==> job 8610 <==
## fmad_fp32
module fmad_fp32
  (
   input         clk,
   input         reset,
   input         req,
   input [31:0]  x,
   input [31:0]  y,
   input [31:0]  z,
   output [31:0] rslt,
   output [4:0]  flag
   );
export LEC_CHECK = 0
export CAP_MARGIN = 20
export CELL_PAD_IN_SITES_GLOBAL_PLACEMENT = 3
export CORE_MARGIN = 2
export CORE_UTILIZATION = 62
export GPL_ROUTABILITY_DRIVEN = 0
export MAX_ROUTING_LAYER = met4
export MIN_ROUTING_LAYER = met1
export PLACE_DENSITY_LB_ADDON = 0.14
export SLEW_MARGIN = 20
create_clock -name core_clock -period 19.7 [get_ports {clk}]
run.sh (not shown) runs the stock make flow with config.mk's settings and CLKGATE_MAP_FILE=.
==> job 6868 (differences from job 8610) <==
- ABC_AREA: unset -> 1
- CAP_MARGIN: 20 -> 0
- CELL_PAD_IN_SITES_GLOBAL_PLACEMENT: 3 -> unset
- CORE_ASPECT_RATIO: unset -> 0.91
- CORE_UTILIZATION: 62 -> 72
- CTS_CLUSTER_DIAMETER: unset -> 222
- CTS_CLUSTER_SIZE: unset -> 39
- GPL_ROUTABILITY_DRIVEN: 0 -> unset
- MAX_ROUTING_LAYER: met4 -> unset
- MIN_ROUTING_LAYER: met1 -> unset
- PLACE_DENSITY_LB_ADDON: 0.14 -> unset
- SETUP_SLACK_MARGIN: unset -> 3.03
==> flow/constraint.sdc (replaced) <==
create_clock -name core_clock -period 10.6 [get_ports {clk}]
set_input_delay 2.1200 -clock core_clock [delete_from_list [all_inputs] [get_ports {clk}]]
set_output_delay 2.1200 -clock core_clock [all_outputs]
set_load 0.01 [all_outputs]
==> qor summary <==
metric                                                                    job 6868                job 8610
Run status                                                  stopped before the end  stopped before the end
Stage where the flow stopped                                               5_1_grt    3_1_place_gp_skip_io
Compound-gate portion of the synthesized area                                21.6%                   19.6%
Post-synthesis instance area                                             51800 µm²               52300 µm²
Die Size                                                                 74200 µm²               86700 µm²
Mean Syn Cell Area                                                        6.73 µm²                8.01 µm²
Xor and xnor area share after synthesis                                      7.82%                   13.0%
Row count                                                                       93                     106
Init Core Util                                                               73.0%                   62.6%
Mux cell area share                                                         0.734%                   7.54%
Distinct cells, synth                                                           68                     111
Mapped Nets                                                                   8371                    7197
Synth Area in Simple Gates                                                   23.2%                   18.8%
Share of Yosys cell area claimed by the top area cell type                   14.1%                   14.0%
Vertical die dimension                                                      260 µm                  294 µm
Number of standard cells after synthesis                                      7702                    6528

---

==> run a: inputs <==
Starting RTL as in the previous note.
==> flow/config.mk <==
export PLATFORM = sky130hd
export DESIGN_NAME = fmad_fp32
export DESIGN_NICKNAME = fmad_fp32
export VERILOG_FILES = /design/flow/design.v
export SDC_FILE = /design/flow/constraint.sdc
export NUM_CORES = 4
export LEC_CHECK = 0
export ABC_AREA = 1
export CAP_MARGIN = 15
export CORE_ASPECT_RATIO = 0.9
export CORE_MARGIN = 2
export CORE_UTILIZATION = 72
export CTS_CLUSTER_DIAMETER = 201
export CTS_CLUSTER_SIZE = 72
export SETUP_SLACK_MARGIN = 2.84
export SLEW_MARGIN = 20
==> flow/constraint.sdc <==
create_clock -name core_clock -period 10.7 [get_ports {clk}]
set_input_delay 2.1400 -clock core_clock [delete_from_list [all_inputs] [get_ports {clk}]]
set_output_delay 2.1400 -clock core_clock [all_outputs]
set_load 0.01 [all_outputs]
==> run b (differences from run a) <==
- ABC_AREA: 1 -> default
- CAP_MARGIN: 15 -> 10
- CELL_PAD_IN_SITES_DETAIL_PLACEMENT: default -> 2
- CORE_ASPECT_RATIO: 0.9 -> 0.75
- CORE_MARGIN: 2 -> 10
- CTS_CLUSTER_DIAMETER: 201 -> default
- CTS_CLUSTER_SIZE: 72 -> 22
- GPL_ROUTABILITY_DRIVEN: default -> 1
- GPL_TIMING_DRIVEN: default -> 1
- PLACE_DENSITY_LB_ADDON: default -> 0.1
- SETUP_SLACK_MARGIN: 2.84 -> 1.69
- TNS_END_PERCENT: default -> 70
==> impl_metrics.toml <==
# yosys + openroad results
[run_status]
haltStage = "detailed placement"
status = "stopped before the end"
error = "[ERROR DPL-0033] detailed placement checks failed during check placement."

[floorplanning]
chipArea_sq_mm = 0.08391
core_sq_mm = 0.07189

[logic_synthesis]
synth_area_sq_mm = 0.05229
ys_seq_share_pct = 17.67
That was run b.
==> impl_metrics.toml <==
# yosys + openroad results
[run_status]
error = "[ERROR GRT-0116] Global routing finished with congestion. Check the congestion regions in the DRC Viewer."
haltStage = "global routing"
status = "stopped before the end"

[floorplanning]
chipArea_sq_mm = 0.07415
core_sq_mm = 0.07145

[logic_synthesis]
ys_seq_share_pct = 17.82
synth_area_sq_mm = 0.05183
That was run a.

---

==> yarrow: inputs <==
fmad_fp32 again, from the RTL that the note above started with.
Design fmad_fp32, start of the top module:
module fmad_fp32
  (
   input         clk,
   input         reset,
   input         req,
   input [31:0]  x,
   input [31:0]  y,
   input [31:0]  z,
   output [31:0] rslt,
   output [4:0]  flag
   );
Settings: LEC_CHECK=0, ABC_AREA=1, CAP_MARGIN=15, CORE_MARGIN=2, CORE_UTILIZATION=67, CTS_CLUSTER_DIAMETER=307, CTS_CLUSTER_SIZE=100, PLACE_DENSITY=0.35, SETUP_SLACK_MARGIN=2.4, SLEW_MARGIN=20, TNS_END_PERCENT=10; clock period 10.3 ns.
==> onyx (differences from yarrow) <==
==> flow/config.mk (replaced) <==
export PLATFORM = sky130hd
export DESIGN_NAME = fmad_fp32
export DESIGN_NICKNAME = fmad_fp32
export VERILOG_FILES = /design/flow/design.v
export SDC_FILE = /design/flow/constraint.sdc
export NUM_CORES = 4
export LEC_CHECK = 0
export CAP_MARGIN = 15
export CORE_MARGIN = 2
export CORE_UTILIZATION = 72
export CTS_CLUSTER_SIZE = 40
export SLEW_MARGIN = 20
==> flow/constraint.sdc (replaced) <==
create_clock -name core_clock -period 13.6 [get_ports {clk}]
set_input_delay 2.7200 -clock core_clock [delete_from_list [all_inputs] [get_ports {clk}]]
set_output_delay 2.7200 -clock core_clock [all_outputs]
set_load 0.01 [all_outputs]
==> qor summary <==
| metric | yarrow | onyx |
|---|---|---|
| Setup repair bufs after CTS | 298 | 43 |
| Floorplan die width | 282 µm | 273 µm |
| Post-synthesis cell count from yosys | 7702 | 6528 |
| Die boundary height | 282 µm | 273 µm |
| Status | did not finish | failed layout checks |
| Failing step | global routing (5_1_grt) | - |
| Violated checks | - | setup timing |
| Worst slack at placement | -2.20 ns | -1.86 ns |
| Gates resized, CTS repair | 541 | 21 |
| Post-detailed-placement cell area | 0.0635 mm² | 0.0558 mm² |
| Synthesized chip area reported by yosys | 0.0518 mm² | 0.0523 mm² |
| Register area share after synthesis | 0.178 | 0.177 |
| Post-synthesis cell type count | 68 | 111 |
| Number of cells after detailed placement | 9732 | 7470 |
| Synthesized net count | 8371 | 7197 |
| Core ar. | 0.0762 mm² | 0.0717 mm² |
| Mean cell area of the mapped netlist | 6.73 µm² | 8.01 µm² |
| H-tree levels | 1 | 2 |
| GP Congestion | 1.19 | 1.11 |

---

==> v11 <==
fmad_fp32 again, from the RTL that the note above started with.
## fmad_fp32
module fmad_fp32
  (
   input         clk,
   input         reset,
   input         req,
   input [31:0]  x,
   input [31:0]  y,
   input [31:0]  z,
   output [31:0] rslt,
   output [4:0]  flag
   );
export LEC_CHECK = 0
export CAP_MARGIN = 20
export CORE_MARGIN = 2
export CORE_UTILIZATION = 72
export CTS_CLUSTER_SIZE = 100
export PLACE_DENSITY = 0.42
export SLEW_MARGIN = 20
export TNS_END_PERCENT = 10
create_clock -name core_clock -period 9.02 [get_ports {clk}]
==> inputs of v33, as changes to v11 <==
ABC_AREA = 1   (was not set)
CAP_MARGIN = 40   (was 20)
CORE_ASPECT_RATIO = 1.34   (was not set)
CTS_CLUSTER_SIZE = 10   (was 100)
PLACE_DENSITY = 0.38   (was 0.42)
SETUP_SLACK_MARGIN = 0.59   (was not set)
TNS_END_PERCENT = 5   (was 10)
==> flow/constraint.sdc (replaced) <==
create_clock -name core_clock -period 2.09 [get_ports {clk}]
set_input_delay 0.4180 -clock core_clock [delete_from_list [all_inputs] [get_ports {clk}]]
set_output_delay 0.4180 -clock core_clock [all_outputs]
set_load 0.01 [all_outputs]
==> inputs of v28, as changes to v11 <==
CORE_UTILIZATION = 65   (was 72)
CTS_CLUSTER_SIZE = not set   (was 100)
PLACE_DENSITY = not set   (was 0.42)
TNS_END_PERCENT = not set   (was 10)
==> flow/constraint.sdc (replaced) <==
create_clock -name core_clock -period 13.6 [get_ports {clk}]
set_input_delay 2.7200 -clock core_clock [delete_from_list [all_inputs] [get_ports {clk}]]
set_output_delay 2.7200 -clock core_clock [all_outputs]
set_load 0.01 [all_outputs]
==> comparison <==
v33 ended with an error in clock tree synthesis (4_1_cts) on DPL-0038. v28 finished but fails on negative setup slack. v11 died in global routing (5_1_grt) (GRT-0116).
In synthesized cell count, v28 and v11 do not differ.
Synthesized area: v28 is higher than v33 (about 0.9%).
Die size: v33 is smaller than v11 (about 0.8%).
==> figures <==
                                                                           v11                             v33                   v28
Worst setup slack before clock tree synthesis                         -6925 ps                       -10490 ps              -1832 ps
Gp weighted congestion                                                   1.170                           1.305                 1.039
Area of the die                                                      74790 µm²                       74170 µm²             82730 µm²
Per-instance average area after synthesis                            8.010 µm²                       6.730 µm²             8.010 µm²
Xor+xnor area frac                                                      13.00%                          7.824%                13.00%
H-tree lvl count                                                             2                               -                     2
Buffers inserted by post-CTS timing repair                                  34                               -                    31
Outcome                                              aborted with a tool error       aborted with a tool error       failed layout checks
Failing step                                          global routing (5_1_grt)  clock tree synthesis (4_1_cts)                     -
Reasons for failing layout checks                                            -                               -  negative setup slack
Initial standard-cell utilization of the core                           72.89%                          72.88%                65.34%
Site Rows                                                                   98                             113                   104
Number of distinct library cells after synthesis                           111                              68                   111
Cell total in the yosys stat output                                       6528                            7702                  6528
Instance area at placement                                           64790 µm²                       69520 µm²             56190 µm²
Sum of net half-perimeters after detailed placement                  168900 µm                       225100 µm             151600 µm
Post-synthesis chip area from yosys                                  52290 µm²                       51830 µm²             52290 µm²
Cell count after synthesis                                                6528                            7702                  6528
Floorplan core area                                                  71730 µm²                       71120 µm²             80030 µm²
Synth Area in Simple Gates                                              18.81%                          23.18%                18.81%

---

==> job 2430 <==
Starting RTL as in the previous note.
export LEC_CHECK = 0
export ABC_AREA = 1
export CAP_MARGIN = 0
export CORE_ASPECT_RATIO = 0.91
export CORE_MARGIN = 2
export CORE_UTILIZATION = 72
export CTS_CLUSTER_DIAMETER = 222
export CTS_CLUSTER_SIZE = 39
export SETUP_SLACK_MARGIN = 3.14
export SLEW_MARGIN = 20
create_clock -name core_clock -period 10.6 [get_ports {clk}]
==> job 6139: changes against job 2430 <==
- CAP_MARGIN: 0 -> 15
- CORE_ASPECT_RATIO: 0.91 -> not set
- CTS_CLUSTER_DIAMETER: 222 -> 209
- CTS_CLUSTER_SIZE: 39 -> 17
- SETUP_SLACK_MARGIN: 3.14 -> not set
==> flow/constraint.sdc (replaced) <==
create_clock -name core_clock -period 13.6 [get_ports {clk}]
set_input_delay 2.7200 -clock core_clock [delete_from_list [all_inputs] [get_ports {clk}]]
set_output_delay 2.7200 -clock core_clock [all_outputs]
set_load 0.01 [all_outputs]
==> job 9975: changes against job 2430 <==
- ABC_AREA: 1 -> not set
- CAP_MARGIN: 0 -> 10
- CORE_ASPECT_RATIO: 0.91 -> not set
- CTS_CLUSTER_DIAMETER: 222 -> not set
- CTS_CLUSTER_SIZE: 39 -> 36
- SETUP_SLACK_MARGIN: 3.14 -> not set
==> flow/constraint.sdc (replaced) <==
create_clock -name core_clock -period 14.6 [get_ports {clk}]
set_input_delay 2.9200 -clock core_clock [delete_from_list [all_inputs] [get_ports {clk}]]
set_output_delay 2.9200 -clock core_clock [all_outputs]
set_load 0.01 [all_outputs]
==> job 2177: changes against job 2430 <==
- ABC_AREA: 1 -> not set
- CAP_MARGIN: 0 -> 20
- CORE_ASPECT_RATIO: 0.91 -> not set
- CORE_UTILIZATION: 72 -> 51
- CTS_CLUSTER_DIAMETER: 222 -> not set
- CTS_CLUSTER_SIZE: 39 -> not set
- SETUP_SLACK_MARGIN: 3.14 -> not set
==> flow/constraint.sdc (replaced) <==
create_clock -name core_clock -period 16.8 [get_ports {clk}]
set_input_delay 3.3600 -clock core_clock [delete_from_list [all_inputs] [get_ports {clk}]]
set_output_delay 3.3600 -clock core_clock [all_outputs]
set_load 0.01 [all_outputs]
==> results <==
| quantity | job 6139 | job 2177 | job 2430 | job 9975 |
|---|---|---|---|---|
| Post-detailed-route wirelength per cell | 23.9 µm | 25.8 µm | - | 26.1 µm |
| Met1 WL | 66100 µm | 82100 µm | - | 65600 µm |
| Total placed instance area | 54100 µm² | 54500 µm² | 63500 µm² | 54900 µm² |
| Mean instance size in the synthesized netlist | 6.73 µm² | 8.01 µm² | 6.73 µm² | 8.01 µm² |
| Share of synthesized area spent on multiplexers | 0.00734 | 0.0754 | 0.00734 | 0.0754 |
| Non-clock buffer share of cell area | 0.0585 | 0.0483 | - | 0.0676 |
| Sequential portion of the cell area | 0.167 | 0.164 | - | 0.162 |
| Worst EP arrival | 13.43 ns | 16.26 ns | - | 15.97 ns |
| DRT Wirelength | 206000 µm | 200000 µm | - | 196000 µm |
| Vias/cell | 6.72 | 6.26 | - | 7.07 |
| Area Overhead vs Synth | 6.88% | 7.46% | - | 9.09% |
| Detailed-router iteration count before antenna repair | 12 | 6 | - | 16 |
| Setup crit end kind | flip-flop | flip-flop | - | flip-flop |
| Result of the run | finished clean | finished clean | did not finish | complete, but fails checks |
| Stage where the flow stopped | - | - | 5_1_grt | - |
| Reasons for failing layout checks | - | - | - | negative setup slack |
| Setup clock skew after layout | 0.0172 ns | 0.0257 ns | - | 0.0396 ns |
| AND/OR/NAND/NOR Cells, Area Fraction | 0.232 | 0.188 | 0.232 | 0.188 |
| Fraction of area in multi-input gates | 0.667 | 0.711 | - | 0.706 |
| Hold Path Origin | fmad.rslt0[29] | fmad.flag0[4] | - | fmad.rslt0[25] |
| Share of the cycle needed by the critical path after routing | 0.962 | 0.950 | - | 1.07 |
| Total met3 wirelength after detailed routing | 28900 µm | 14100 µm | - | 26300 µm |
| TritonCTS clock tree | built | built | - | built |
| Area of the multi-input gates | 37000 µm² | 39900 µm² | - | 40200 µm² |

---

==> trial 5: inputs <==
Starting RTL as in the previous note.
export LEC_CHECK = 0
export ABC_AREA = 1
export CAP_MARGIN = 15
export CORE_MARGIN = 2
export CORE_UTILIZATION = 72
export CTS_CLUSTER_DIAMETER = 319
export CTS_CLUSTER_SIZE = 98
export PLACE_DENSITY = 0.39
export SETUP_SLACK_MARGIN = 2.77
export SLEW_MARGIN = 20
export TNS_END_PERCENT = 10
create_clock -name core_clock -period 9.35 [get_ports {clk}]
==> build 14: changes against trial 5 <==
- ABC_AREA: 1 -> unset
- CAP_MARGIN: 15 -> 20
- CORE_UTILIZATION: 72 -> 40
- CTS_CLUSTER_DIAMETER: 319 -> unset
- CTS_CLUSTER_SIZE: 98 -> unset
- PLACE_DENSITY: 0.39 -> unset
- SETUP_SLACK_MARGIN: 2.77 -> unset
- TNS_END_PERCENT: 10 -> unset
==> flow/constraint.sdc (replaced) <==
create_clock -name core_clock -period 17.5 [get_ports {clk}]
set_input_delay 3.5000 -clock core_clock [delete_from_list [all_inputs] [get_ports {clk}]]
set_output_delay 3.5000 -clock core_clock [all_outputs]
set_load 0.01 [all_outputs]
==> notes <==
Trial 5 ended with an error in 5_1_grt. Build 14 completed without violations. Between trial 5 and build 14, the lower synthesized area is in trial 5 (gap 0.87%, measured against build 14). Of trial 5 and build 14, build 14 has the higher die area (gap about 45%, measured against build 14). Synthesized cell count: build 14 is smaller than trial 5 (about 15%).
